### flow/run.sh
#!/bin/bash
# the make line also repeats each setting of config.mk as NAME=value (left out here)
make -C /OpenROAD-flow-scripts/flow DESIGN_CONFIG=/design/flow/config.mk WORK_HOME=/design/flow/orfs CLKGATE_MAP_FILE= finish
### flow/design.v
module Adder (
    in1,
    in2,
    out
);
  parameter width = 32;
  input [width - 1:0] in1, in2;
  output [width - 1:0] out;
  assign out = in1 + in2;
endmodule
module MUX (
    in0,
    in1,
    sel,
    out
);
  parameter width = 32;
  input [width - 1:0] in0, in1;
  input sel;
  output [width - 1:0] out;
  assign out = sel ? in1 : in0;
endmodule
module register (
    clk,
    rst,
    en,
    in,
    out
);
  parameter width = 32;
  input clk, rst, en;
  input [width - 1:0] in;
  output reg [width - 1:0] out;
  always @(posedge clk) begin
    if (rst) out <= 0;
    else if (en) out <= in;
  end
endmodule
module status_reg (
    clk,
    rst,
    en,
    in,
    out
);
  input clk, rst, en;
  input [3:0] in;
  output reg [3:0] out;
  always @(negedge clk) begin
    if (rst) out <= 0;
    else if (en) out <= in;
  end
endmodule
module RegisterFile (
    input clk,
    rst,
    input [3:0] src1,
    src2,
    Dest_wb,
    input [31:0] Result_WB,
    input writeBackEn,
    output [31:0] reg1,
    reg2
);
  reg [31:0] reg_file[0:15];
  integer i;
  always @(negedge clk) begin
    if (rst) begin
      for (i = 0; i < 16; i = i + 1) begin
        reg_file[i] <= i;
      end
    end else if (writeBackEn) begin
      reg_file[Dest_wb] <= Result_WB;
    end
  end
  assign reg1 = reg_file[src1];
  assign reg2 = reg_file[src2];
endmodule
module Condition_Check (
    input [3:0] cond,
    SR,
    output reg flag
);
  wire N, Z, C, V;
  assign N = SR[3];
  assign Z = SR[2];
  assign C = SR[1];
  assign V = SR[0];
  parameter [3:0] EQ = 4'd0, NE = 4'd1, CS_HS = 4'd2, CC_LO = 4'd3, MI = 4'd4, 
                PL = 4'd5, VS = 4'd6, VC = 4'd7, HI = 4'd8, LS = 4'd9, 
                GE = 4'd10, LT = 4'd11, GT = 4'd12, LE = 4'd13, AL = 4'd14;
  always @(cond, SR, N, Z, C, V) begin
    flag = 1;
    case (cond)
      EQ: flag = Z;
      NE: flag = ~Z;
      CS_HS: flag = C;
      CC_LO: flag = ~C;
      MI: flag = N;
      PL: flag = ~N;
      VS: flag = V;
      VC: flag = ~V;
      HI: flag = C & (~Z);
      LS: flag = (~C) & Z;
      GE: flag = N == V;
      LT: flag = N != V;
      GT: flag = (~Z) & (N == V);
      LE: flag = Z | (N != V);
      AL: flag = 1;
      default: flag = 1;
    endcase
  end
endmodule
module ControlUnit (
    input [3:0] OP_Code,
    input [1:0] Mode,
    input S_in,
    I_in,
    output reg [3:0] EXE_CMD,
    output reg WB_EN,
    MEM_R_EN,
    MEM_W_EN,
    B_out,
    S_out
);
  parameter [3:0] NOP = 4'd0, MOV = 4'd1, MVN = 4'd2, ADD = 4'd3, ADC = 4'd4, SUB = 4'd5, SBC = 4'd6,
                    AND = 4'd7, ORR = 4'd8, EOR = 4'd9, CMP = 4'd10, TST = 4'd11, LDR = 4'd12, STR = 4'd13, B = 4'd14;
  reg [3:0] operation;
  always @(Mode, OP_Code, S_in, I_in) begin
    operation = NOP;
    S_out = 1'b0;
    case (Mode)
      2'b00: begin
        S_out = S_in;
        case (OP_Code)
          4'b1101: operation = MOV;
          4'b1111: operation = MVN;
          4'b0100: operation = ADD;
          4'b0101: operation = ADC;
          4'b0010: operation = SUB;
          4'b0110: operation = SBC;
          4'b0000: operation = AND;
          4'b1100: operation = ORR;
          4'b0001: operation = EOR;
          4'b1010: operation = CMP;
          4'b1000: operation = TST;
          default: operation = NOP;
        endcase
      end
      2'b01: begin
        case (OP_Code)
          4'b0100: begin
            if (S_in) operation = LDR;
            else operation = STR;
          end
          default: operation = NOP;
        endcase
      end
      2'b10: begin
        if (I_in) operation = B;
        else operation = NOP;
      end
      default: operation = NOP;
    endcase
  end
  always @(operation, S_in) begin
    EXE_CMD = 4'd0;
    WB_EN = 1'b0;
    MEM_R_EN = 1'b0;
    MEM_W_EN = 1'b0;
    B_out = 1'b0;
    case (operation)
      NOP: begin
        EXE_CMD = 4'b0110;
      end
      MOV: begin
        EXE_CMD = 4'b0001;
        WB_EN   = 1'b1;
      end
      MVN: begin
        EXE_CMD = 4'b1001;
        WB_EN   = 1'b1;
      end
      ADD: begin
        EXE_CMD = 4'b0010;
        WB_EN   = 1'b1;
      end
      ADC: begin
        EXE_CMD = 4'b0011;
        WB_EN   = 1'b1;
      end
      SUB: begin
        EXE_CMD = 4'b0100;
        WB_EN   = 1'b1;
      end
      SBC: begin
        EXE_CMD = 4'b0101;
        WB_EN   = 1'b1;
      end
      AND: begin
        EXE_CMD = 4'b0110;
        WB_EN   = 1'b1;
      end
      ORR: begin
        EXE_CMD = 4'b0111;
        WB_EN   = 1'b1;
      end
      EOR: begin
        EXE_CMD = 4'b1000;
        WB_EN   = 1'b1;
      end
      CMP: begin
        EXE_CMD = 4'b0100;
      end
      TST: begin
        EXE_CMD = 4'b0110;
      end
      LDR: begin
        EXE_CMD = 4'b0010;
        MEM_R_EN = 1'b1;
        WB_EN = 1'b1;
      end
      STR: begin
        EXE_CMD  = 4'b0010;
        MEM_W_EN = 1'b1;
      end
      B: begin
        B_out = 1'b1;
      end
    endcase
  end
endmodule
module IF_Stage (
    input clk,
    rst,
    freeze,
    Branch_Taken,
    input [31:0] Branch_Address,
    output [31:0] PC,
    Instruction,
    output [31:0] imem_addr,
    input [31:0] imem_data
);
  wire en;
  assign en = ~freeze;
  wire [31:0] mux_out, pc_out, adder_out, instruction_memory_out;
  register pc (
      clk,
      rst,
      en,
      mux_out,
      pc_out
  );
  MUX mux (
      adder_out,
      Branch_Address,
      Branch_Taken,
      mux_out
  );
  Adder adder (
      32'd4,
      pc_out,
      adder_out
  );
  assign PC = adder_out;
  assign imem_addr = pc_out;
  assign Instruction = imem_data;
endmodule
module IF_Stage_Reg (
    input clk,
    rst,
    freeze,
    flush,
    input [31:0] PC_in,
    Instruction_in,
    output reg [31:0] PC,
    instructions
);
  wire en;
  assign en = ~freeze;
  always @(posedge clk) begin
    if (flush) begin
      PC <= 0;
      instructions <= 0;
    end else if (rst) begin
      PC <= 0;
      instructions <= 0;
    end else if (en) begin
      PC <= PC_in;
      instructions <= Instruction_in;
    end
  end
endmodule
module ID_Stage (
    input clk,
    rst,
    input [31:0] Instruction,
    input [31:0] Result_WB,
    input writeBackEN,
    input [3:0] Dest_wb,
    input hazard,
    input [3:0] SR,
    output WB_EN,
    MEM_R_EN,
    MEM_W_EN,
    B,
    S,
    output [3:0] EXE_CMD,
    output [31:0] Val_Rn,
    Val_Rm,
    output imm,
    output [11:0] Shift_operand,
    output [23:0] Signed_imm_24,
    output [3:0] Dest,
    output [3:0] src1,
    src2,
    output Two_src
);
  wire [3:0] cond, OPCode, Rn, Rm, Rd, rotate_imm, immed_8, CU_EXE_CMD;
  wire [1:0] OPC_mode;
  wire OPC_S, CU_B, CU_S, CU_WB_EN, CU_MEM_R_EN, CU_MEM_W_EN, cond_flag, zero_sel, not_cond_flag;
  assign cond = Instruction[31:28];
  assign OPC_mode = Instruction[27:26];
  assign imm = Instruction[25];
  assign OPCode = Instruction[24:21];
  assign OPC_S = Instruction[20];
  assign Rn = Instruction[19:16];
  assign Rd = Instruction[15:12];
  assign not_cond_flag = ~cond_flag;
  assign zero_sel = not_cond_flag | hazard;
  assign Two_src = (~imm) | MEM_W_EN;
  assign src1 = Rn;
  assign src2 = Rm;
  assign Dest = Instruction[15:12];
  assign Signed_imm_24 = Instruction[23:0];
  assign Shift_operand = Instruction[11:0];
  assign Rm = MEM_W_EN ? Rd : Instruction[3:0];
  assign {EXE_CMD, WB_EN, MEM_R_EN, MEM_W_EN, B, S} = zero_sel ? 9'b0: 
         {CU_EXE_CMD, CU_WB_EN, CU_MEM_R_EN, CU_MEM_W_EN, CU_B, CU_S};
  Condition_Check condition_check (
      cond,
      SR,
      cond_flag
  );
  RegisterFile register_file (
      clk,
      rst,
      Rn,
      Rm,
      Dest_wb,
      Result_WB,
      writeBackEN,
      Val_Rn,
      Val_Rm
  );
  ControlUnit control_unit (
      OPCode,
      OPC_mode,
      OPC_S,
      imm,
      CU_EXE_CMD,
      CU_WB_EN,
      CU_MEM_R_EN,
      CU_MEM_W_EN,
      CU_B,
      CU_S
  );
endmodule
module ID_Stage_Reg (
    input clk,
    rst, freeze,
    flush,
    WB_EN_IN,
    MEM_R_EN_IN,
    MEM_W_EN_IN,
    B_IN,
    S_IN,
    input [3:0] EXE_CMD_IN,
    SR_IN,   
    input [31:0] PC_IN,
    Val_Rn_IN,
    Val_Rm_IN,
    input imm_IN,
    input [11:0] Shift_operand_IN,
    input [23:0] Signed_imm_24_IN,
    input [3:0] Dest_IN,
    Src1_IN,
    Src2_IN,
    output reg WB_EN,
    MEM_R_EN,
    MEM_W_EN,
    B,
    S,
    output reg [3:0] EXE_CMD,
    output reg [31:0] PC,
    Val_Rn,
    Val_Rm,
    output reg imm,
    output reg [11:0] Shift_operand,
    output reg [23:0] Signed_imm_24,
    output reg [3:0] Dest,
    Src1,
    Src2,
    SR_OUT   
);
  always @(posedge clk) begin
    if (flush) begin
      WB_EN <= 0;
      MEM_R_EN <= 0;
      MEM_W_EN <= 0;
      B <= 0;
      S <= 0;
      EXE_CMD <= 0;
      PC <= 0;
      Val_Rn <= 0;
      Val_Rm <= 0;
      imm <= 0;
      Shift_operand <= 0;
      Signed_imm_24 <= 0;
      Dest <= 0;
      Src1 <= 0;
      Src2 <= 0;
      SR_OUT <= 0;
    end else if (rst | flush) begin
      WB_EN <= 0;
      MEM_R_EN <= 0;
      MEM_W_EN <= 0;
      B <= 0;
      S <= 0;
      EXE_CMD <= 0;
      PC <= 0;
      Val_Rn <= 0;
      Val_Rm <= 0;
      imm <= 0;
      Shift_operand <= 0;
      Signed_imm_24 <= 0;
      Dest <= 0;
      Src1 <= 0;
      Src2 <= 0;
      SR_OUT <= 0;
    end else if (~freeze) begin
      WB_EN <= WB_EN_IN;
      MEM_R_EN <= MEM_R_EN_IN;
      MEM_W_EN <= MEM_W_EN_IN;
      B <= B_IN;
      S <= S_IN;
      EXE_CMD <= EXE_CMD_IN;
      PC <= PC_IN;
      Val_Rn <= Val_Rn_IN;
      Val_Rm <= Val_Rm_IN;
      imm <= imm_IN;
      Shift_operand <= Shift_operand_IN;
      Signed_imm_24 <= Signed_imm_24_IN;
      Dest <= Dest_IN;
      Src1 <= Src1_IN;
      Src2 <= Src2_IN;
      SR_OUT <= SR_IN;
    end
  end
endmodule
module Val2Generator (
    input I,
    bypass_rm,
    input [31:0] Val_Rm,
    input [11:0] Shift_operand,
    output reg [31:0] out
);
  parameter [1:0] LSL = 2'b00, LSR = 2'b01, ASR = 2'b10, ROR = 2'b11;
  wire [ 4:0] shift_imm;
  wire [ 1:0] shift;
  wire [ 3:0] rotate_imm;
  wire [ 7:0] immed_8;
  reg  [31:0] shift_buffer;
  assign immed_8 = Shift_operand[7:0];
  assign rotate_imm = Shift_operand[11:8];
  assign shift_imm = Shift_operand[11:7];
  assign shift = Shift_operand[6:5];
  always @(bypass_rm, I, shift, Val_Rm, shift_imm, immed_8, Shift_operand, rotate_imm) begin
    shift_buffer = 0;
    case (bypass_rm)   
      1'b0:
      case (I)
        1'b0: begin
          case (shift)
            LSL: out = Val_Rm << shift_imm;
            LSR: out = Val_Rm >> shift_imm;
            ASR: out = Val_Rm >>> shift_imm;
            ROR: out = Val_Rm << shift_imm | Val_Rm >> 5 - shift_imm;   
          endcase
        end
        1'b1: begin
          shift_buffer = {24'd0, immed_8};
          out = shift_buffer >> (rotate_imm << 1) | shift_buffer << (32 - (rotate_imm << 1));
        end
        default: out = 32'b0;
      endcase
      1'b1: out = {20'b0, Shift_operand};
    endcase
  end
endmodule
module ALU (
    input signed [31:0] in1,
    in2,
    input [3:0] EXE_CMD,
    input C,
    output [3:0] Status_bit,
    output reg signed [31:0] result
);
  parameter [3:0] MOV = 4'b001, MVN = 4'b1001, ADD_LDR_STR = 4'b0010, ADC = 4'b0011, SUB_CMP = 4'b0100, SBC = 4'b0101,
                    AND_TST = 4'b0110, ORR = 4'b0111, EOR = 4'b1000, TST = 4'b0110;
  reg N, Z, Co, V;
  assign Status_bit = {N, Z, Co, V};
  always @(in1, in2, C, EXE_CMD) begin
    N  = 1'b0;
    Z  = 1'b0;
    Co = 1'b0;
    V  = 1'b0;
    case (EXE_CMD)
      MOV:    result = in2;
      MVN:    result = ~in2;
      ADD_LDR_STR:    begin
                {Co,result} = in1 + in2;
                if(in1 > 0 & in2 > 0 & result < 0)
                    V = 1'b1;
                else if(in1 < 0 & in2 < 0 & result > 0)
                    V = 1'b1;
                else if(in1 > 0 & in2 < 0 & result > in1)
                    V = 1'b1;
                else if(in1 < 0 & in2 > 0 & result < in1)
                    V = 1'b1;
            end
      ADC:    begin
                {Co,result} = in1 + in2 + C;
                if(in1 > 0 & in2 > 0 & result < 0)
                    V = 1'b1;
                else if(in1 < 0 & in2 < 0 & result > 0)
                    V = 1'b1;
                else if(in1 > 0 & in2 < 0 & result > in1)
                    V = 1'b1;
                else if(in1 < 0 & in2 > 0 & result < in1)
                    V = 1'b1;
            end
      SUB_CMP:    begin
                result = in1 - in2;
                if(in1 > 0 & in2 < 0 & result < 0)
                    V = 1'b1;
                else if(in1 < 0 & in2 > 0 & result > 0)
                    V = 1'b1;
                else if(in1 > 0 & in2 > 0 & result > in1)
                    V = 1'b1;
                else if (in1 < 0 & in2 < 0 & result < in1)
                    V = 1'b1;
            end
      SBC:    begin
                result = in1 - in2 - (C);
                if(in1 > 0 & in2 < 0 & result < 0)
                    V = 1'b1;
                else if(in1 < 0 & in2 > 0 & result > 0)
                    V = 1'b1;
                else if(in1 > 0 & in2 > 0 & result > in1)
                    V = 1'b1;
                else if (in1 < 0 & in2 < 0 & result < in1)
                    V = 1'b1;
            end
      AND_TST:    result = in1 & in2;
      ORR:    result = in1 | in2;
      EOR:    result = in1 ^ in2;
      default: result = 32'b0;
    endcase
    if (result == 0) Z = 1'b1;
    if (result < 0) N = 1'b1;
  end
endmodule
module EXE_Stage (
    input         clk,
    input  [ 3:0] EXE_CMD,
    input         MEM_R_EN,
    MEM_W_EN,
    input  [31:0] PC,
    Val_Rn,
    Val_Rm,
    ALU_res_in,
    WB_data,   
    input         imm,
    input  [11:0] Shift_operand,
    input  [23:0] Signed_imm_24,
    input  [ 3:0] SR,
    input  [ 1:0] sel_src1,
    sel_src2,   
    output [31:0] ALU_result,
    mux2_out,   
    Br_addr,
    output [ 3:0] status
);
  wire bypass_rm;
  wire [31:0] val2, extended_imm, shifted_imm, mux1_out;
  assign extended_imm = {
    Signed_imm_24[23],
    Signed_imm_24[23],
    Signed_imm_24[23],
    Signed_imm_24[23],
    Signed_imm_24[23],
    Signed_imm_24[23],
    Signed_imm_24[23],
    Signed_imm_24[23],
    Signed_imm_24
  };
  assign shifted_imm = extended_imm << 2;
  assign bypass_rm = MEM_W_EN | MEM_R_EN;
  assign mux1_out = (sel_src1 == 2'b00) ? Val_Rn :   
      (sel_src1 == 2'b01) ? ALU_res_in : (sel_src1 == 2'b10) ? WB_data : Val_Rn;
  assign mux2_out = (sel_src2 == 2'b00) ? Val_Rm :
                    (sel_src2 == 2'b01) ? ALU_res_in :
                    (sel_src2 == 2'b10) ? WB_data :
                    Val_Rm;
  Val2Generator v2gen (
      imm,
      bypass_rm,
      mux2_out,
      Shift_operand,
      val2
  );
  ALU alu (
      mux1_out,
      val2,
      EXE_CMD,
      SR[1],
      status,
      ALU_result
  );
  Adder pc_adder (
      PC,
      shifted_imm,
      Br_addr
  );
endmodule
module EXE_Stage_Reg (
    input clk,
    rst,
    freeze,
    WB_EN_IN,
    MEM_R_EN_IN,
    MEM_W_EN_IN,
    input [31:0] ALU_result_inp,
    ST_val_in,
    input [3:0] Dest_in,
    output reg WB_EN,
    MEM_R_EN,
    MEM_W_EN,
    output reg [31:0] ALU_result,
    Val_Rm,
    output reg [3:0] Dest
);
  always @(posedge clk) begin
    if (rst) {WB_EN, MEM_R_EN, MEM_W_EN, ALU_result, Val_Rm, Dest} <= 71'b0;
    else if (~freeze) begin
      WB_EN <= WB_EN_IN;
      MEM_R_EN <= MEM_R_EN_IN;
      MEM_W_EN <= MEM_W_EN_IN;
      ALU_result <= ALU_result_inp;
      Val_Rm <= ST_val_in;
      Dest <= Dest_in;
    end
  end
endmodule
module Sram_Controller (
    input clk,
    rst,
    wr_en,
    rd_en,
    input [31:0] address,
    writeData,
    output [31:0] readData,
    output ready,
    input [15:0] SRAM_DQ_I,
    output [15:0] SRAM_DQ_O,
    output reg [17:0] SRAM_ADDR,
    output reg SRAM_WE_N
);
  parameter [3:0] idle = 0, writeState0 = 1, writeState1 = 2, readState0 = 3, readState1 = 4, readState2 = 5, readState3 = 6, readState4 = 7;
  reg [3:0] ns, ps;
  reg [15:0] readLSB;
  reg [31:0] res;
  always @* begin
    ns = idle;
    case (ps)
      idle: begin
        if (~wr_en & ~rd_en) ns = idle;
        else if (wr_en) ns = writeState0;
        else ns = readState0;
      end
      writeState0: ns = writeState1;
      writeState1: ns = idle;
      readState0: ns = readState1;
      readState1: ns = readState2;
      readState2: ns = readState3;
      readState3: ns = readState4;
      readState4: ns = idle;
      default: ns = idle;
    endcase
  end
  always @(ps, address) begin
    SRAM_ADDR = 18'b0;
    SRAM_WE_N = 1'b1;
    case (ps)
      writeState0: begin
        SRAM_ADDR = {address[18:2], 1'b0};
        SRAM_WE_N = 1'b0;
      end
      writeState1: begin
        SRAM_ADDR = {address[18:2], 1'b1};
        SRAM_WE_N = 1'b0;
      end
      readState0: begin
        SRAM_ADDR = {address[18:2], 1'b0};
      end
      readState1: begin
        SRAM_ADDR = {address[18:2], 1'b0};
      end
      readState2: begin
        SRAM_ADDR = {address[18:2], 1'b1};
      end
      readState3: begin
        SRAM_ADDR = {address[18:2], 1'b1};
      end
      default: begin
      end
    endcase
  end
  always @(posedge clk) begin
    if (ps == readState1) readLSB <= SRAM_DQ_I;
    if (ps == readState3) res <= {SRAM_DQ_I, readLSB};
  end
  always @(posedge clk) begin
    if (rst) ps <= idle;
    else ps <= ns;
  end
  assign ready = (ns == idle) ? 1'b1 : 1'b0;
  assign readData = res;
  assign SRAM_DQ_O = (ps == writeState1) ? writeData[31:16] : writeData[15:0];
endmodule
module MEM_reg (
    input clk,
    rst,
    freeze,
    WB_en_in,
    MEM_R_en_in,
    input [31:0] ALU_result_in,
    Mem_read_value_in,
    input [3:0] Dest_in,
    output reg WB_en,
    MEM_R_en,
    output reg [31:0] ALU_result,
    Mem_read_value,
    output reg [3:0] Dest
);
  always @(posedge clk) begin
    if (rst) {WB_en, MEM_R_en, ALU_result, Mem_read_value, Dest} <= 70'b0;
    else if (~freeze) begin
      Dest <= Dest_in;
      Mem_read_value <= Mem_read_value_in;
      ALU_result <= ALU_result_in;
      MEM_R_en <= MEM_R_en_in;
      WB_en <= WB_en_in;
    end
  end
endmodule
module WB_Stage (
    input [31:0] ALU_result,
    MEM_result,
    input MEM_R_en,
    output [31:0] out
);
  assign out = MEM_R_en ? MEM_result : ALU_result;
endmodule
module Hazard_Detection_Unit (
    input [3:0] src1,
    src2,
    Exe_Dest,
    input Exe_WB_EN,
    processor_mode,
    input [3:0] Mem_Dest,
    input Mem_WB_EN,
    output reg Hazard_Detected
);
  always @(src1, src2, Exe_WB_EN, Mem_Dest, Mem_WB_EN, Exe_Dest, processor_mode) begin
    Hazard_Detected = 1'b0;
    if (~processor_mode) begin
      if ((Exe_WB_EN & (src1 == Exe_Dest))|
          (Mem_WB_EN & (src1 == Mem_Dest))|
          (Exe_WB_EN & (src2 == Exe_Dest))|
          (Mem_WB_EN & (src2 == Mem_Dest)))
        Hazard_Detected = 1'b1;
    end
  end
endmodule
module Forwarding_Unit (
    input [3:0] WB_dest,
    Mem_Dest,
    src1,
    src2,
    input WB_en,
    Mem_WB_en,
    processor_mode,
    output reg [1:0] sel_src1,
    sel_src2
);
  always @(*) begin
    sel_src1 = 2'd0;
    sel_src2 = 2'd0;
    if (processor_mode) begin
      if (Mem_WB_en) begin
        if (src1 == Mem_Dest) sel_src1 = 2'd1;
        if (src2 == Mem_Dest) sel_src2 = 2'd1;
      end
      if (WB_en) begin
        if (src1 == WB_dest) sel_src1 = 2'd2;
        if (src2 == WB_dest) sel_src2 = 2'd2;
      end
    end
  end
endmodule
module ARM (
    input clk,
    input rst,
    output [31:0] imem_addr,
    input [31:0] imem_data,
    output [17:0] SRAM_ADDR,
    output [15:0] SRAM_DQ_O,
    input [15:0] SRAM_DQ_I,
    output SRAM_WE_N
);
  wire [17:0] SW;
  assign SW = {16'b0, 1'b1, rst};
  wire freeze, flush;
  wire writeBackEN_ID, hazard, WB_EN_ID_Stage,MEM_R_EN_ID_Stage, 
		MEM_W_EN_ID_Stage,B_ID_Stage,S_ID_Stage,imm_ID_Stage, 
		Two_src_ID_Stage, imm_ID_Reg, WB_EN_ID_Reg, MEM_W_EN_ID_Reg,
		MEM_R_EN_ID_Reg, B_ID_Reg, S_ID_Reg;
  wire [31:0] PC_IF_Stage, Inst_IF_Stage, Inst_IF_Reg, 
				Val_Rn_ID_Stage, Val_Rm_ID_Stage, PC_IF_Reg, 
			    PC_ID_Reg, Val_Rn_ID_Reg, Val_Rm_ID_Reg;
  wire [31:0] Result_WB, Mem_res_feedback;
  wire [3:0] Des_wb;
  wire [3:0] EXE_CMD_ID_Stage,EXE_CMD_ID_Reg, Dest_ID_Stage, src1_ID_Stage, src2_ID_Stage, dest_ID_Reg;
  wire [23:0] Signed_imm_24_ID_Stage, Signed_imm_24_ID_Reg;
  wire [11:0] Shift_operand, Shift_operand_ID_Reg;
  wire [3:0] SR, Status_bit;
  wire [31:0] ALU_result_EXE_Reg, Val_Rm_EXE_Reg;
  wire [31:0] MEM_result_MEM_Stage;
  wire [3:0] dest_EXE_Reg, src1_ID_Reg, src2_ID_Reg;
  wire WB_EN_EXE_Reg, MEM_R_EN_EXE_Reg, MEM_W_EN_EXE_Reg, processor_mode;
  wire [31:0] ALU_result_EXE_Stage, Br_addr, Val_Rm_EXE_Stage;
  wire [3:0] status, SR_ID_Reg;
  wire [1:0] fw_sel_src1, fw_sel_src2;
  assign processor_mode = SW[1];
  assign hazard = freeze;
  assign flush = 1'b0;
  assign Mem_res_feedback = MEM_R_EN_EXE_Reg ? MEM_result_MEM_Stage : ALU_result_EXE_Reg;
  wire slow_clk;
  wire Sram_Busy;
  assign slow_clk = clk;
  IF_Stage fetch (
      slow_clk,
      SW[0],
      (freeze | ~Sram_Busy),
      B_ID_Reg,
      Br_addr,
      PC_IF_Stage,
      Inst_IF_Stage,
      imem_addr,
      imem_data
  );
  IF_Stage_Reg if_reg (
      slow_clk,
      SW[0],
      (freeze | ~Sram_Busy),
      flush,
      PC_IF_Stage,
      Inst_IF_Stage,
      PC_IF_Reg,
      Inst_IF_Reg
  );
  ID_Stage decode (
      slow_clk,
      SW[0],
      Inst_IF_Reg,
      Result_WB,
      writeBackEN_ID,
      Des_wb,
      hazard,
      SR,
      WB_EN_ID_Stage,
      MEM_R_EN_ID_Stage,
      MEM_W_EN_ID_Stage,
      B_ID_Stage,
      S_ID_Stage,
      EXE_CMD_ID_Stage,
      Val_Rn_ID_Stage,
      Val_Rm_ID_Stage,
      imm_ID_Stage,
      Shift_operand,
      Signed_imm_24_ID_Stage,
      Dest_ID_Stage,
      src1_ID_Stage,
      src2_ID_Stage,
      Two_src_ID_Stage
  );
  ID_Stage_Reg id_reg (
      slow_clk,
      SW[0],
      (~Sram_Busy),
      flush,
      WB_EN_ID_Stage,
      MEM_R_EN_ID_Stage,
      MEM_W_EN_ID_Stage,
      B_ID_Stage,
      S_ID_Stage,
      EXE_CMD_ID_Stage,
      SR,
      PC_IF_Reg,
      Val_Rn_ID_Stage,
      Val_Rm_ID_Stage,
      imm_ID_Stage,
      Shift_operand,
      Signed_imm_24_ID_Stage,
      Dest_ID_Stage,
      src1_ID_Stage,
      src2_ID_Stage,
      WB_EN_ID_Reg,
      MEM_R_EN_ID_Reg,
      MEM_W_EN_ID_Reg,
      B_ID_Reg,
      S_ID_Reg,
      EXE_CMD_ID_Reg,
      PC_ID_Reg,
      Val_Rn_ID_Reg,
      Val_Rm_ID_Reg,
      imm_ID_Reg,
      Shift_operand_ID_Reg,
      Signed_imm_24_ID_Reg,
      dest_ID_Reg,
      src1_ID_Reg,
      src2_ID_Reg,
      SR_ID_Reg
  );
  status_reg Status_Register (
      slow_clk,
      SW[0],
      S_ID_Reg,
      Status_bit,
      SR
  );
  EXE_Stage execute (
      slow_clk,
      EXE_CMD_ID_Reg,
      MEM_R_EN_ID_Reg,
      MEM_W_EN_ID_Reg,
      PC_ID_Reg,
      Val_Rn_ID_Reg,
      Val_Rm_ID_Reg,
      Mem_res_feedback,
      Result_WB,
      imm_ID_Reg,
      Shift_operand_ID_Reg,
      Signed_imm_24_ID_Reg,
      SR_ID_Reg,
      fw_sel_src1,
      fw_sel_src2,
      ALU_result_EXE_Stage,
      Val_Rm_EXE_Stage,
      Br_addr,
      Status_bit
  );
  EXE_Stage_Reg EX_Reg (
      slow_clk,
      SW[0],
      (~Sram_Busy),
      WB_EN_ID_Reg,
      MEM_R_EN_ID_Reg,
      MEM_W_EN_ID_Reg,
      ALU_result_EXE_Stage,
      Val_Rm_EXE_Stage,
      dest_ID_Reg,
      WB_EN_EXE_Reg,
      MEM_R_EN_EXE_Reg,
      MEM_W_EN_EXE_Reg,
      ALU_result_EXE_Reg,
      Val_Rm_EXE_Reg,
      dest_EXE_Reg
  );
  wire MEM_R_en_MEM_Reg;
  wire [31:0] ALU_result_MEM_Reg, Mem_read_value_MEM_Reg;
  MEM_reg mem_reg (
      slow_clk,
      SW[0],
      (~Sram_Busy),
      (~Sram_Busy) ? (1'b0) : (WB_EN_EXE_Reg),
      MEM_R_EN_EXE_Reg,
      ALU_result_EXE_Reg,
      MEM_result_MEM_Stage,
      dest_EXE_Reg,
      writeBackEN_ID,
      MEM_R_en_MEM_Reg,
      ALU_result_MEM_Reg,
      Mem_read_value_MEM_Reg,
      Des_wb
  );
  WB_Stage wb_stage (
      ALU_result_MEM_Reg,
      Mem_read_value_MEM_Reg,
      MEM_R_en_MEM_Reg,
      Result_WB
  );
  Hazard_Detection_Unit hdu (
      src1_ID_Stage,
      src2_ID_Stage,
      dest_ID_Reg,
      WB_EN_ID_Reg,
      processor_mode,
      dest_EXE_Reg,
      WB_EN_EXE_Reg,
      freeze
  );
  Forwarding_Unit fwu (
      Des_wb,
      dest_EXE_Reg,
      src1_ID_Reg,
      src2_ID_Reg,
      writeBackEN_ID,
      WB_EN_EXE_Reg,
      processor_mode,
      fw_sel_src1,
      fw_sel_src2
  );
  Sram_Controller SC (
      slow_clk,
      SW[0],
      MEM_W_EN_EXE_Reg,
      MEM_R_EN_EXE_Reg,
      ALU_result_EXE_Reg,
      Val_Rm_EXE_Reg,
      MEM_result_MEM_Stage,
      Sram_Busy,
      SRAM_DQ_I,
      SRAM_DQ_O,
      SRAM_ADDR,
      SRAM_WE_N
  );
endmodule
### flow/constraint.sdc
create_clock -name core_clock -period 15.7 [get_ports {clk}]
set_input_delay 3.1400 -clock core_clock [delete_from_list [all_inputs] [get_ports {clk}]]
set_output_delay 3.1400 -clock core_clock [all_outputs]
set_load 0.01 [all_outputs]
### flow/config.mk
export PLATFORM = sky130hd
export DESIGN_NAME = ARM
export DESIGN_NICKNAME = ARM
export VERILOG_FILES = /design/flow/design.v
export SDC_FILE = /design/flow/constraint.sdc
export NUM_CORES = 4
export LEC_CHECK = 0
export CAP_MARGIN = 20
export CELL_PAD_IN_SITES_GLOBAL_PLACEMENT = 3
export CORE_MARGIN = 6
export CORE_UTILIZATION = 66
export CTS_CLUSTER_DIAMETER = 267
export CTS_CLUSTER_SIZE = 34
export GPL_TIMING_DRIVEN = 1
export PLACE_DENSITY_LB_ADDON = 0.03
export SETUP_SLACK_MARGIN = 0.99
export SLEW_MARGIN = 20
export TNS_END_PERCENT = 40
==> qor.txt, run 1 <==
Post-Synth XOR/XNOR Area = 0.02545
Post-Synthesis Cells = 6978
Top cells by count = nor2_1 (1020), nand2_1 (792), edfxtp_1 (560)
EDFF count, synth = 560
Post-synthesis adder-cell area fraction = 0.06284
Rows = 115
Top cell type by total area after synthesis = edfxtp_1
Syn Nets = 7354
Synth mux share = 0.1554
Top-area cell share = 0.2558
Synth area leaders = edfxtp_1 (26%), mux4_2 (13%), dfxtp_1 (12%), ha_1 (6.1%), nor2_1 (5.8%)
Failing step = global placement without I/O
Die Width = 327.6 um
YS warnings = 14
Chip area = 107300 sq um
Post-synthesis average cell area = 9.421 sq um
Sequential area share after synthesis = 0.3739
Top_reg_cell synth = edfxtp_1
Count leader, synth = nor2_1
Yosys cell count = 6978
Init Core Util = 0.6670
Post-Synth AOI/OAI Area = 0.1685
Run status = aborted with a tool error
Core Area = 98560 sq um
Synthesis area per yosys = 65740 sq um
Log Error = [ERROR FLW-0024] Place density exceeds 1.0 (current PLACE_DENSITY_LB_ADDON =  0.03). Please check if the value of  PLACE_DENSITY_LB_ADDON is between 0 and 0.99.
Distinct cell type count after synthesis = 101
DIE HEIGHT = 327.6 um
Post-Synth Simple-Gate Area = 0.1688
Asr flop ratio synth = 0
Synthesized cell area = 65740 sq um
Flops & latches, synth = 948
Main logic family after synthesis = simple AND/OR/NAND/NOR gates
==> run 2, diff against run 1 <==
Settings changed: CELL_PAD_IN_SITES_GLOBAL_PLACEMENT 3 to default, CORE_ASPECT_RATIO from default to 1.57, CORE_MARGIN 6 to 2, CORE_UTILIZATION 66 to 58, CTS_CLUSTER_DIAMETER 267 to 344, CTS_CLUSTER_SIZE 34 to 29, GPL_TIMING_DRIVEN 1 to default, PLACE_DENSITY_LB_ADDON 0.03 to 0.15, SETUP_SLACK_MARGIN 0.99 to 1.43, TNS_END_PERCENT 40 to default.
Clock period 15.7 ns to 14.7 ns, I/O delays scaled along.
==> qor.txt, run 2 <==
Dpl hpwl = 262300 um
Number of I/O pins = 117
Sequential area share after synthesis = 0.3739 (unchanged)
Cts bufs inserted = 38
All-layer global routing usage = 0.7517
Top cell type by total area after synthesis = edfxtp_1 (unchanged)
Failing step = global routing (was global placement without I/O)
Init Core Util = 0.5852 (was 0.6670)
Top cells by count = nor2_1 (1020), nand2_1 (792), edfxtp_1 (560) (unchanged)
EDFF count, synth = 560 (unchanged)
Chip area = 116100 sq um (was 107300 sq um)
Run status = aborted with a tool error (unchanged)
Asr flop ratio synth = 0 (unchanged)
Top_reg_cell synth = edfxtp_1 (unchanged)
Distinct cell type count after synthesis = 101 (unchanged)
Rows = 154 (was 115)
Clock tree sinks = 948
Congestion Overflow GR = 1953
Syn Nets = 7354 (unchanged)
DP Cell Count = 9781
Max Buffers Root-to-Sink = 3
Top-area cell share = 0.2558 (unchanged)
YS warnings = 14 (unchanged)
Main logic family after synthesis = simple AND/OR/NAND/NOR gates (unchanged)
Post-synthesis average cell area = 9.421 sq um (unchanged)
RD Place Congestion = 1.330
Post-Synthesis Cells = 6978 (unchanged)
Synth mux share = 0.1554 (unchanged)
Count leader, synth = nor2_1 (unchanged)
Synth area leaders = edfxtp_1 (26%), mux4_2 (13%), dfxtp_1 (12%), ha_1 (6.1%), nor2_1 (5.8%) (unchanged)
Post-Synth XOR/XNOR Area = 0.02545 (unchanged)
Root buffer cell = clkbuf_16
DIE HEIGHT = 425.9 um (was 327.6 um)
# hold bufs at CTS = 0
Core Area = 112300 sq um (was 98560 sq um)
# H-tree levels = 2
Post-Synth AOI/OAI Area = 0.1685 (unchanged)
Synthesized cell area = 65740 sq um (unchanged)
Die Width = 272.7 um (was 327.6 um)
Yosys cell count = 6978 (unchanged)
Synthesis area per yosys = 65740 sq um (unchanged)
Flops & latches, synth = 948 (unchanged)
Post-Synth Simple-Gate Area = 0.1688 (unchanged)
Post-synthesis adder-cell area fraction = 0.06284 (unchanged)
Log Error = [ERROR GRT-0116] Global routing finished with congestion. Check the congestion regions in the DRC Viewer. (was [ERROR FLW-0024] Place density exceeds 1.0 (current PLACE_DENSITY_LB_ADDON =  0.03). Please check if the value of  PLACE_DENSITY_LB_ADDON is between 0 and 0.99.)
IO buf count = 116
[run 2: timing repair]
action	4_1_cts
setup endpoints to repair	5
gates resized	211
endpoints found under the hold margin	0
buffers inserted	30
cloned	4
pin swaps	67
[run 2: layer usage]
layer,GRT overflow,track usage
met1,10,0.7224
met4,573,0.8649
met5,0,0.1203
met2,1365,0.9947
met3,5,0.4877
[run 2: stage by stage]
stage / hold WS, ns / worst slack (ns) / cell area (sq um)
4_1_cts: 0.4321 / -1.088 / 85630
2_1_floorplan: 0.3880 / -0.3134 / 66440
3_5_place_dp: 0.4062 / -2.237 / 81250
3_3_place_gp: 0.3906 / -2.193 / 81200
==> run 3, diff against run 2 <==
Settings changed: CORE_ASPECT_RATIO 1.57 to default, CORE_UTILIZATION 58 to 71, CTS_CLUSTER_DIAMETER 344 to default, CTS_CLUSTER_SIZE 29 to default, MAX_ROUTING_LAYER from default to met4, PLACE_DENSITY_LB_ADDON 0.15 to default, SETUP_SLACK_MARGIN 1.43 to default.
Clock period 14.7 ns to 13.4 ns, I/O delays scaled along.
==> qor.txt, run 3 <==
Run status = aborted with a tool error (unchanged)
Failing step = global routing (unchanged)
Log Error = [ERROR GRT-0116] Global routing finished with congestion. Check the congestion regions in the DRC Viewer. (unchanged)
Core Area = 91660 sq um (was 112300 sq um)
Top cell type by total area after synthesis = edfxtp_1 (unchanged)
Chip area = 95050 sq um (was 116100 sq um)
Sequential area share after synthesis = 0.3739 (unchanged)
Rows = 111 (was 154)
DIE HEIGHT = 308.3 um (was 425.9 um)
Synthesis area per yosys = 65740 sq um (unchanged)
DP Cell Count = 9320 (was 9781)
Root buffer cell = clkbuf_16 (unchanged)
Synth area leaders = edfxtp_1 (26%), mux4_2 (13%), dfxtp_1 (12%), ha_1 (6.1%), nor2_1 (5.8%) (unchanged)
Max Buffers Root-to-Sink = 3 (unchanged)
Clock tree sinks = 948 (unchanged)
Distinct cell type count after synthesis = 101 (unchanged)
Die Width = 308.3 um (was 272.7 um)
All-layer global routing usage = 1.063
Main logic family after synthesis = simple AND/OR/NAND/NOR gates (unchanged)
# H-tree levels = 3 (was 2)
Syn Nets = 7354 (unchanged)
Cts bufs inserted = 96 (was 38)
Count leader, synth = nor2_1 (unchanged)
Placed instance area = 79300 sq um (was 81250 sq um)
RD Place Congestion = 1.540 (was 1.330)
Dpl hpwl = 219500 um (was 262300 um)
YS warnings = 14 (unchanged)
Flops & latches, synth = 948 (unchanged)
Synth mux share = 0.1554 (unchanged)
Post-Synthesis Cells = 6978 (unchanged)
Post-synthesis average cell area = 9.421 sq um (unchanged)
Top_reg_cell synth = edfxtp_1 (unchanged)
Init Core Util = 0.7172 (was 0.5852)
Number of I/O pins = 117 (unchanged)
Post-Synth Simple-Gate Area = 0.1688 (unchanged)
Top cells by count = nor2_1 (1020), nand2_1 (792), edfxtp_1 (560) (unchanged)
Post-Synth AOI/OAI Area = 0.1685 (unchanged)
Top-area cell share = 0.2558 (unchanged)
Asr flop ratio synth = 0 (unchanged)
EDFF count, synth = 560 (unchanged)
IO buf count = 116 (unchanged)
Yosys cell count = 6978 (unchanged)
Congestion Overflow GR = 8683
Synthesized cell area = 65740 sq um (unchanged)
# hold bufs at CTS = 0 (unchanged)
Post-synthesis adder-cell area fraction = 0.06284 (unchanged)
Post-Synth XOR/XNOR Area = 0.02545 (unchanged)
[run 3: routing by layer]
metal  overflow  track usage
met4       1379        1.081
met5          -            -
met3        873       0.9263
met2       5494        1.265
met1        937       0.9695
[run 3: through the flow]
step	setup WS, ns	setup TNS (ns)
after floorplan	-0.9634	-1.316
after global placement	-1.708	-3.725
after detailed placement	-1.856	-4.147
after CTS	-1.511	-3.274
[run 3: timing repair]
item / in CTS
gates resized: 269
endpoints found under the setup margin: 4
buffers inserted: 55
pin swaps: 86
cloned: 8
==> run 4, diff against run 3 <==
Settings changed: CORE_UTILIZATION 71 to 58, CTS_CLUSTER_SIZE from default to 41, MAX_ROUTING_LAYER met4 to default, SETUP_SLACK_MARGIN from default to -0.25, TNS_END_PERCENT from default to 5.
Clock period 13.4 ns to 13.8 ns, I/O delays scaled along.
==> qor.txt, run 4 <==
Run status = aborted with a tool error (unchanged)
Main logic family after synthesis = simple AND/OR/NAND/NOR gates (unchanged)
Failing step = global routing (unchanged)
Dpl hpwl = 253400 um (was 219500 um)
Post-synthesis average cell area = 9.421 sq um (unchanged)
Sequential area share after synthesis = 0.3739 (unchanged)
Max Buffers Root-to-Sink = 3 (unchanged)
Distinct cell type count after synthesis = 101 (unchanged)
Post-Synthesis Cells = 6978 (unchanged)
Init Core Util = 0.5844 (was 0.7172)
Die Width = 340.7 um (was 308.3 um)
Synth mux share = 0.1554 (unchanged)
DP Cell Count = 9796 (was 9320)
Root buffer cell = clkbuf_16 (unchanged)
Core Area = 112500 sq um (was 91660 sq um)
Yosys cell count = 6978 (unchanged)
Post-synthesis adder-cell area fraction = 0.06284 (unchanged)
Synthesis area per yosys = 65740 sq um (unchanged)
IO buf count = 116 (unchanged)
Chip area = 116100 sq um (was 95050 sq um)
Top cells by count = nor2_1 (1020), nand2_1 (792), edfxtp_1 (560) (unchanged)
Post-Synth AOI/OAI Area = 0.1685 (unchanged)
EDFF count, synth = 560 (unchanged)
RD Place Congestion = 1.233 (was 1.540)
Synthesized cell area = 65740 sq um (unchanged)
Synth area leaders = edfxtp_1 (26%), mux4_2 (13%), dfxtp_1 (12%), ha_1 (6.1%), nor2_1 (5.8%) (unchanged)
# hold bufs at CTS = 0 (unchanged)
Rows = 123 (was 111)
YS warnings = 14 (unchanged)
Top-area cell share = 0.2558 (unchanged)
Cts bufs inserted = 97 (was 96)
Flops & latches, synth = 948 (unchanged)
Clock tree sinks = 948 (unchanged)
DIE HEIGHT = 340.7 um (was 308.3 um)
Log Error = [ERROR GRT-0116] Global routing finished with congestion. Check the congestion regions in the DRC Viewer. (unchanged)
Number of I/O pins = 117 (unchanged)
Top cell type by total area after synthesis = edfxtp_1 (unchanged)
Top_reg_cell synth = edfxtp_1 (unchanged)
All-layer global routing usage = 0.8409
# H-tree levels = 3 (unchanged)
Asr flop ratio synth = 0 (unchanged)
Count leader, synth = nor2_1 (unchanged)
Post-Synth Simple-Gate Area = 0.1688 (unchanged)
Post-Synth XOR/XNOR Area = 0.02545 (unchanged)
Congestion Overflow GR = 699
Syn Nets = 7354 (unchanged)
==> run 4: routing by layer <==
metal	GRT overflow	GRT usage
met2	341	0.9553
met3	44	0.7427
met1	29	0.8388
met5	10	0.5049
met4	275	0.8357
==> run 4: timing repair <==
item / in CTS
resized: 96
cloned: 1
pin swaps: 18
setup endpoints to repair: 3
buffers inserted: 10
endpoints found under the hold margin: 0
==> run 4: per-stage QoR <==
step | hold WS, ns | total power [mW] | util | setup WS, ns | cell area (sq um)
3_5_place_dp | 0.4118 | 9.329 | 0.7199 | -2.404 | 80990
2_1_floorplan | 0.3880 | 6.169 | - | -0.7643 | 66400
4_1_cts | 0.4247 | 12.95 | 0.7718 | -1.989 | 86830
3_3_place_gp | 0.3923 | 9.223 | 0.7195 | -2.412 | 80940
==> run 5, diff against run 4 <==
Settings changed: CORE_UTILIZATION 58 to 45, CTS_CLUSTER_SIZE 41 to default, SETUP_SLACK_MARGIN -0.25 to 3.19, TNS_END_PERCENT 5 to default.
Clock period 13.8 ns to 11.7 ns, I/O delays scaled along.
==> qor.txt, run 5 <==
Synthesized cell area = 65740 sq um (unchanged)
Top cells by count = nor2_1 (1020), nand2_1 (792), edfxtp_1 (560) (unchanged)
Number of I/O pins = 117 (unchanged)
Post-Synth AOI/OAI Area = 0.1685 (unchanged)
Log Error = [ERROR GRT-0232] Routing congestion too high. Check the congestion heatmap in the GUI. (was [ERROR GRT-0116] Global routing finished with congestion. Check the congestion regions in the DRC Viewer.)
Placed instance area = 82830 sq um (was 80990 sq um)
Post-synthesis average cell area = 9.421 sq um (unchanged)
All-layer global routing usage = 0.6932
Syn Nets = 7354 (unchanged)
Root buffer cell = clkbuf_16 (unchanged)
Yosys cell count = 6978 (unchanged)
IO buf count = 116 (unchanged)
Congestion Overflow GR = 19
Chip area = 149200 sq um (was 116100 sq um)
Die Width = 386.2 um (was 340.7 um)
Post-Synth XOR/XNOR Area = 0.02545 (unchanged)
YS warnings = 14 (unchanged)
Synth area leaders = edfxtp_1 (26%), mux4_2 (13%), dfxtp_1 (12%), ha_1 (6.1%), nor2_1 (5.8%) (unchanged)
Post-synthesis adder-cell area fraction = 0.06284 (unchanged)
Top cell type by total area after synthesis = edfxtp_1 (unchanged)
Cts bufs inserted = 104 (was 97)
Run status = aborted with a tool error (unchanged)
Dpl hpwl = 274400 um (was 253400 um)
Init Core Util = 0.4522 (was 0.5844)
Flops & latches, synth = 948 (unchanged)
RD Place Congestion = 1.105 (was 1.233)
DP Worst Slack = -3.995 ns (was -2.404 ns)
Max Buffers Root-to-Sink = 3 (unchanged)
DP Cell Count = 10310 (was 9796)
Distinct cell type count after synthesis = 101 (unchanged)
Core Area = 145400 sq um (was 112500 sq um)
Sequential area share after synthesis = 0.3739 (unchanged)
Post-Synthesis Cells = 6978 (unchanged)
Main logic family after synthesis = simple AND/OR/NAND/NOR gates (unchanged)
# hold bufs at CTS = 0 (unchanged)
Rows = 140 (was 123)
Count leader, synth = nor2_1 (unchanged)
DIE HEIGHT = 386.2 um (was 340.7 um)
Top_reg_cell synth = edfxtp_1 (unchanged)
Asr flop ratio synth = 0 (unchanged)
Clock tree sinks = 948 (unchanged)
Synth mux share = 0.1554 (unchanged)
Failing step = global routing (unchanged)
Post-Synth Simple-Gate Area = 0.1688 (unchanged)
Synthesis area per yosys = 65740 sq um (unchanged)
EDFF count, synth = 560 (unchanged)
Top-area cell share = 0.2558 (unchanged)
# H-tree levels = 3 (unchanged)
## run 5: layer usage
layer / GRT overflow / GRT usage
met1: 1 / 0.7039
met2: 5 / 0.8460
met3: 3 / 0.5566
met4: 9 / 0.6311
met5: 1 / 0.3691
## run 5: repair_timing
action,CTS
buffers inserted,127
cloned,27
setup endpoints to repair,1066
pin swaps,132
resized,450
==> run 6, diff against run 5 <==
Settings changed: CORE_UTILIZATION 45 to 57, CTS_CLUSTER_SIZE from default to 20, SETUP_SLACK_MARGIN 3.19 to default, TNS_END_PERCENT from default to 5.
Clock period 11.7 ns to 14.2 ns, I/O delays scaled along.
==> qor.txt, run 6 <==
Yosys cell count = 6978 (unchanged)
Synthesis area per yosys = 65740 sq um (unchanged)
Clock tree sinks = 948 (unchanged)
Distinct cell type count after synthesis = 101 (unchanged)
Rows = 124 (was 140)
All-layer global routing usage = 0.8576
DP Cell Count = 9747 (was 10310)
Log Error = [ERROR GRT-0116] Global routing finished with congestion. Check the congestion regions in the DRC Viewer. (was [ERROR GRT-0232] Routing congestion too high. Check the congestion heatmap in the GUI.)
Cts bufs inserted = 97 (was 104)
Post-synthesis average cell area = 9.421 sq um (unchanged)
EDFF count, synth = 560 (unchanged)
IO buf count = 116 (unchanged)
Root buffer cell = clkbuf_16 (unchanged)
Dpl hpwl = 257100 um (was 274400 um)
Synthesized cell area = 65740 sq um (unchanged)
Run status = aborted with a tool error (unchanged)
Die Width = 343.6 um (was 386.2 um)
Count leader, synth = nor2_1 (unchanged)
Sequential area share after synthesis = 0.3739 (unchanged)
Synth area leaders = edfxtp_1 (26%), mux4_2 (13%), dfxtp_1 (12%), ha_1 (6.1%), nor2_1 (5.8%) (unchanged)
Number of I/O pins = 117 (unchanged)
Failing step = global routing (unchanged)
Flops & latches, synth = 948 (unchanged)
# H-tree levels = 3 (unchanged)
Top_reg_cell synth = edfxtp_1 (unchanged)
Post-Synth XOR/XNOR Area = 0.02545 (unchanged)
Top cell type by total area after synthesis = edfxtp_1 (unchanged)
Max Buffers Root-to-Sink = 3 (unchanged)
Chip area = 118100 sq um (was 149200 sq um)
Top-area cell share = 0.2558 (unchanged)
Post-Synth Simple-Gate Area = 0.1688 (unchanged)
Top cells by count = nor2_1 (1020), nand2_1 (792), edfxtp_1 (560) (unchanged)
Post-synthesis adder-cell area fraction = 0.06284 (unchanged)
Synth mux share = 0.1554 (unchanged)
YS warnings = 14 (unchanged)
DIE HEIGHT = 343.6 um (was 386.2 um)
Init Core Util = 0.5750 (was 0.4522)
RD Place Congestion = 1.206 (was 1.105)
Post-Synth AOI/OAI Area = 0.1685 (unchanged)
Asr flop ratio synth = 0 (unchanged)
Congestion Overflow GR = 1543
Syn Nets = 7354 (unchanged)
Post-Synthesis Cells = 6978 (unchanged)
Core Area = 114300 sq um (was 145400 sq um)
Main logic family after synthesis = simple AND/OR/NAND/NOR gates (unchanged)
==> run 6: through the flow <==
step / cell area (sq um) / utilization / setup WS, ns / hold WS [ns]
after CTS: 87880 / 0.7685 / -1.293 / 0.4354
after detailed placement: 80680 / 0.7056 / -1.817 / 0.3990
after global placement: 80620 / 0.7051 / -1.787 / 0.3908
after floorplan: 66400 / - / -0.5643 / 0.3880
==> run 6: timing repair <==
action / CTS
hold buffers: 0
pin swaps: 79
resized: 288
setup buffers: 61
cloned: 3
endpoints found under the setup margin: 3
==> run 6: per-layer routing <==
| layer | track usage | overflow |
|---|---|---|
| met4 | 0.8537 | 552 |
| met1 | 0.8482 | 80 |
| met2 | 0.9770 | 760 |
| met3 | 0.7586 | 130 |
| met5 | 0.5533 | 21 |
==> run 7, diff against run 6 <==
Settings changed: CAP_MARGIN 20 to 30, CELL_PAD_IN_SITES_DETAIL_PLACEMENT from default to 2, CORE_UTILIZATION 57 to 40, CTS_CLUSTER_SIZE 20 to default, HOLD_SLACK_MARGIN from default to 0.07, SLEW_MARGIN 20 to 0, TNS_END_PERCENT 5 to default.
Clock period 14.2 ns to 21.0 ns, I/O delays scaled along.
==> qor.txt, run 7 <==
Congestion Overflow GR = 255
Sequential area share after synthesis = 0.3739 (unchanged)
Synth area leaders = edfxtp_1 (26%), mux4_2 (13%), dfxtp_1 (12%), ha_1 (6.1%), nor2_1 (5.8%) (unchanged)
Count leader, synth = nor2_1 (unchanged)
RD Place Congestion = 1.112 (was 1.206)
DIE HEIGHT = 409.4 um (was 343.6 um)
Failing step = global routing (unchanged)
Top_reg_cell synth = edfxtp_1 (unchanged)
Flops & latches, synth = 948 (unchanged)
DP Worst Slack = -0.3219 ns (was -1.817 ns)
Synthesized cell area = 65740 sq um (unchanged)
Cts bufs inserted = 110 (was 97)
Max Buffers Root-to-Sink = 3 (unchanged)
Synth mux share = 0.1554 (unchanged)
All-layer global routing usage = 0.7195
Top-area cell share = 0.2558 (unchanged)
Rows = 148 (was 124)
YS warnings = 14 (unchanged)
Chip area = 167600 sq um (was 118100 sq um)
Asr flop ratio synth = 0 (unchanged)
Init Core Util = 0.4034 (was 0.5750)
Dpl hpwl = 289700 um (was 257100 um)
Post-synthesis adder-cell area fraction = 0.06284 (unchanged)
Yosys cell count = 6978 (unchanged)
Core Area = 163000 sq um (was 114300 sq um)
Syn Nets = 7354 (unchanged)
Number of I/O pins = 117 (unchanged)
Distinct cell type count after synthesis = 101 (unchanged)
Root buffer cell = clkbuf_16 (unchanged)
# H-tree levels = 3 (unchanged)
Post-Synth Simple-Gate Area = 0.1688 (unchanged)
Post-Synth AOI/OAI Area = 0.1685 (unchanged)
Synthesis area per yosys = 65740 sq um (unchanged)
Post-Synthesis Cells = 6978 (unchanged)
Log Error = [ERROR GRT-0116] Global routing finished with congestion. Check the congestion regions in the DRC Viewer. (unchanged)
IO buf count = 116 (unchanged)
Post-Synth XOR/XNOR Area = 0.02545 (unchanged)
Top cells by count = nor2_1 (1020), nand2_1 (792), edfxtp_1 (560) (unchanged)
Run status = aborted with a tool error (unchanged)
EDFF count, synth = 560 (unchanged)
Die Width = 409.4 um (was 343.6 um)
Placed instance area = 73020 sq um (was 80680 sq um)
Top cell type by total area after synthesis = edfxtp_1 (unchanged)
Clock tree sinks = 948 (unchanged)
Main logic family after synthesis = simple AND/OR/NAND/NOR gates (unchanged)
Post-synthesis average cell area = 9.421 sq um (unchanged)
run 7: what timing repair did:
item | in CTS
setup endpoints to repair | 2
gates cloned | 1
resized | 33
hold buffers | 0
pin swaps | 3
buffers inserted | 8
run 7: metrics by stage:
stage / util / cells / TNS [ns]
after floorplan: - / 6978 / 0
after global placement: 0.4479 / 9399 / 0
after detailed placement: 0.4481 / 9402 / -0.3589
after CTS: 0.4861 / 10140 / 0
run 7: layer usage:
metal | GRT overflow | global-route usage
met1 | 14 | 0.7081
met2 | 90 | 0.8834
met3 | 25 | 0.5649
met4 | 125 | 0.7245
met5 | 1 | 0.3678
==> run 8, diff against run 7 <==
Settings changed: CAP_MARGIN 30 to 20, CELL_PAD_IN_SITES_DETAIL_PLACEMENT 2 to default, CORE_UTILIZATION 40 to 62, CTS_CLUSTER_SIZE from default to 96, HOLD_SLACK_MARGIN 0.07 to default, PLACE_DENSITY from default to 0.6, SETUP_SLACK_MARGIN from default to 0.4, SLEW_MARGIN 0 to 20.
Clock period 21.0 ns to 11.7 ns, I/O delays scaled along.
==> qor.txt, run 8 <==
Run status = aborted with a tool error (unchanged)
Failing step = global routing (unchanged)
Log Error = [ERROR GRT-0116] Global routing finished with congestion. Check the congestion regions in the DRC Viewer. (unchanged)
DIE HEIGHT = 329.6 um (was 409.4 um)
Post-Synth Simple-Gate Area = 0.1688 (unchanged)
Main logic family after synthesis = simple AND/OR/NAND/NOR gates (unchanged)
YS warnings = 14 (unchanged)
Synthesis area per yosys = 65740 sq um (unchanged)
Top cells by count = nor2_1 (1020), nand2_1 (792), edfxtp_1 (560) (unchanged)
Init Core Util = 0.6245 (was 0.4034)
Asr flop ratio synth = 0 (unchanged)
Die Width = 329.6 um (was 409.4 um)
Clock tree sinks = 948 (unchanged)
Dpl hpwl = 252700 um (was 289700 um)
Post-synthesis adder-cell area fraction = 0.06284 (unchanged)
Count leader, synth = nor2_1 (unchanged)
Number of I/O pins = 117 (unchanged)
Post-synthesis average cell area = 9.421 sq um (unchanged)
Top-area cell share = 0.2558 (unchanged)
Top cell type by total area after synthesis = edfxtp_1 (unchanged)
Post-Synthesis Cells = 6978 (unchanged)
Flops & latches, synth = 948 (unchanged)
Core Area = 105300 sq um (was 163000 sq um)
EDFF count, synth = 560 (unchanged)
Yosys cell count = 6978 (unchanged)
Top_reg_cell synth = edfxtp_1 (unchanged)
Sequential area share after synthesis = 0.3739 (unchanged)
Cts bufs inserted = 95 (was 110)
# H-tree levels = 3 (unchanged)
RD Place Congestion = 1.279 (was 1.112)
# hold bufs at CTS = 0 (unchanged)
Synthesized cell area = 65740 sq um (unchanged)
Synth mux share = 0.1554 (unchanged)
Root buffer cell = clkbuf_16 (unchanged)
Congestion Overflow GR = 3759
Post-Synth AOI/OAI Area = 0.1685 (unchanged)
All-layer global routing usage = 0.9433
Post-Synth XOR/XNOR Area = 0.02545 (unchanged)
Max Buffers Root-to-Sink = 3 (unchanged)
Chip area = 108700 sq um (was 167600 sq um)
Syn Nets = 7354 (unchanged)
Rows = 119 (was 148)
IO buf count = 116 (unchanged)
Distinct cell type count after synthesis = 101 (unchanged)
Synth area leaders = edfxtp_1 (26%), mux4_2 (13%), dfxtp_1 (12%), ha_1 (6.1%), nor2_1 (5.8%) (unchanged)
run 8: layer usage:
metal / global-route usage / GRT overflow
met5: 0.6983 / 48
met4: 0.9797 / 1052
met3: 0.8607 / 357
met2: 1.055 / 2055
met1: 0.9084 / 247
run 8: repair_timing:
item / 4_1_cts
setup endpoints to repair: 31
pin swaps: 19
gates cloned: 3
hold endpoints to repair: 0
resized: 129
buffers inserted: 11
run 8: stage by stage:
stage | setup TNS [ns] | utilization | cells | cell area [sq um] | setup WS [ns]
floorplan | -3.041 | - | 6978 | 66440 | -1.813
global placement | -7.659 | 0.7678 | 9660 | 80830 | -3.116
detailed placement | -8.107 | 0.7678 | 9660 | 80830 | -3.172
CTS | -7.200 | 0.8268 | 10370 | 87040 | -2.771
==> run 9, diff against run 8 <==
Settings changed: ABC_AREA from default to 1, CORE_ASPECT_RATIO from default to 0.5, CORE_UTILIZATION 62 to 72, CTS_CLUSTER_DIAMETER from default to 399, HOLD_SLACK_MARGIN from default to -0.09, PLACE_DENSITY 0.6 to default, PLACE_DENSITY_LB_ADDON from default to 0.22, SETUP_SLACK_MARGIN 0.4 to 3.48, TNS_END_PERCENT from default to 15.
==> qor.txt, run 9 <==
Run status = aborted with a tool error (unchanged)
Failing step = global routing (unchanged)
Log Error = [ERROR GRT-0116] Global routing finished with congestion. Check the congestion regions in the DRC Viewer. (unchanged)
All-layer global routing usage = 0.8917
Chip area = 92610 sq um (was 108700 sq um)
Top-area cell share = 0.2594 (was 0.2558)
Core Area = 88730 sq um (was 105300 sq um)
Synth mux share = 0.007276 (was 0.1554)
Clock tree sinks = 948 (unchanged)
Flops & latches, synth = 948 (unchanged)
Top_reg_cell synth = edfxtp_1 (unchanged)
# H-tree levels = 1 (was 3)
Yosys cell count = 8899 (was 6978)
Dpl hpwl = 204700 um (was 252700 um)
Root buffer cell = clkbuf_16 (unchanged)
Synthesized cell area = 64830 sq um (was 65740 sq um)
Synth area leaders = edfxtp_1 (26%), dfxtp_1 (12%), nor2_1 (9.4%), nand2_1 (8.4%), o21ai_0 (7.9%) (was edfxtp_1 (26%), mux4_2 (13%), dfxtp_1 (12%), ha_1 (6.1%), nor2_1 (5.8%))
Rows = 77 (was 119)
Asr flop ratio synth = 0 (unchanged)
Main logic family after synthesis = simple AND/OR/NAND/NOR gates (unchanged)
Top cells by count = nor2_1 (1620), nand2_1 (1443), o21ai_0 (1022) (was nor2_1 (1020), nand2_1 (792), edfxtp_1 (560))
IO buf count = 116 (unchanged)
Post-Synthesis Cells = 8899 (was 6978)
Post-Synth Simple-Gate Area = 0.2478 (was 0.1688)
YS warnings = 14 (unchanged)
Top cell type by total area after synthesis = edfxtp_1 (unchanged)
Congestion Overflow GR = 1181
Cts bufs inserted = 13 (was 95)
Syn Nets = 9275 (was 7354)
Number of I/O pins = 117 (unchanged)
Sequential area share after synthesis = 0.3792 (was 0.3739)
Post-synthesis adder-cell area fraction = 0.06373 (was 0.06284)
DIE HEIGHT = 216.2 um (was 329.6 um)
Post-Synth XOR/XNOR Area = 0.02322 (was 0.02545)
Post-synthesis average cell area = 7.285 sq um (was 9.421 sq um)
EDFF count, synth = 560 (unchanged)
Die Width = 428.4 um (was 329.6 um)
Synthesis area per yosys = 64830 sq um (was 65740 sq um)
Placed instance area = 75850 sq um (was 80830 sq um)
Distinct cell type count after synthesis = 77 (was 101)
Count leader, synth = nor2_1 (unchanged)
# hold bufs at CTS = 0 (unchanged)
RD Place Congestion = 1.363 (was 1.279)
Max Buffers Root-to-Sink = 3 (unchanged)
Post-Synth AOI/OAI Area = 0.2002 (was 0.1685)
Init Core Util = 0.7306 (was 0.6245)
## run 9: timing repair
item | CTS
gates resized | 281
setup buffers | 39
pin swaps | 71
cloned | 8
setup endpoints to repair | 1066
## run 9: per-layer routing
layer / global-route usage / overflow
met5: 0.7684 / 36
met4: 0.8767 / 360
met1: 0.8739 / 97
met3: 0.8373 / 144
met2: 0.9754 / 544
## run 9: metrics by stage
stage / instances / util / setup slack, ns / TNS, ns / hold WS [ns]
after floorplan: 8899 / - / -0.07699 / -0.07699 / 0.3979
after global placement: 10900 / 0.8549 / -1.181 / -1.635 / 0.4010
after detailed placement: 10900 / 0.8549 / -1.508 / -2.390 / 0.4045
after CTS: 11490 / 0.9022 / -1.059 / -1.768 / 0.4676
==> run 10, diff against run 9 <==
Settings changed: CELL_PAD_IN_SITES_GLOBAL_PLACEMENT from default to 1, CORE_ASPECT_RATIO 0.5 to 0.86, CORE_MARGIN 2 to 4, CORE_UTILIZATION 72 to 61, CTS_CLUSTER_DIAMETER 399 to 344, CTS_CLUSTER_SIZE 96 to 29, GPL_TIMING_DRIVEN from default to 0, HOLD_SLACK_MARGIN -0.09 to default, MAX_ROUTING_LAYER from default to met5, MIN_ROUTING_LAYER from default to met2, PLACE_DENSITY_LB_ADDON 0.22 to 0.23, SETUP_SLACK_MARGIN 3.48 to 2.1, SLEW_MARGIN 20 to 15, TNS_END_PERCENT 15 to 55.
Clock period 11.7 ns to 18.2 ns, I/O delays scaled along.
==> qor.txt, run 10 <==
Synth mux share = 0.007276 (unchanged)
Syn Nets = 9275 (unchanged)
Log Error = [ERROR FLW-0024] Place density exceeds 1.0 (current PLACE_DENSITY_LB_ADDON =  0.23). Please check if the value of  PLACE_DENSITY_LB_ADDON is between 0 and 0.99. (was [ERROR GRT-0116] Global routing finished with congestion. Check the congestion regions in the DRC Viewer.)
Post-Synth XOR/XNOR Area = 0.02322 (unchanged)
Synthesis area per yosys = 64830 sq um (unchanged)
Post-synthesis average cell area = 7.285 sq um (unchanged)
Asr flop ratio synth = 0 (unchanged)
Rows = 110 (was 77)
Post-Synth AOI/OAI Area = 0.2002 (unchanged)
Post-synthesis adder-cell area fraction = 0.06373 (unchanged)
Flops & latches, synth = 948 (unchanged)
Synthesized cell area = 64830 sq um (unchanged)
Count leader, synth = nor2_1 (unchanged)
Sequential area share after synthesis = 0.3792 (unchanged)
Core Area = 105000 sq um (was 88730 sq um)
Chip area = 111600 sq um (was 92610 sq um)
Die Width = 359.5 um (was 428.4 um)
Post-Synthesis Cells = 8899 (unchanged)
Top_reg_cell synth = edfxtp_1 (unchanged)
YS warnings = 14 (unchanged)
Failing step = global placement (was global routing)
Run status = aborted with a tool error (unchanged)
EDFF count, synth = 560 (unchanged)
Init Core Util = 0.6174 (was 0.7306)
Yosys cell count = 8899 (unchanged)
Top-area cell share = 0.2594 (unchanged)
Distinct cell type count after synthesis = 77 (unchanged)
Post-Synth Simple-Gate Area = 0.2478 (unchanged)
DIE HEIGHT = 310.3 um (was 216.2 um)
Top cell type by total area after synthesis = edfxtp_1 (unchanged)
Top cells by count = nor2_1 (1620), nand2_1 (1443), o21ai_0 (1022) (unchanged)
Number of I/O pins = 117 (unchanged)
Main logic family after synthesis = simple AND/OR/NAND/NOR gates (unchanged)
Synth area leaders = edfxtp_1 (26%), dfxtp_1 (12%), nor2_1 (9.4%), nand2_1 (8.4%), o21ai_0 (7.9%) (unchanged)
No activity file was given, so power comes from the tool's default toggle rates.
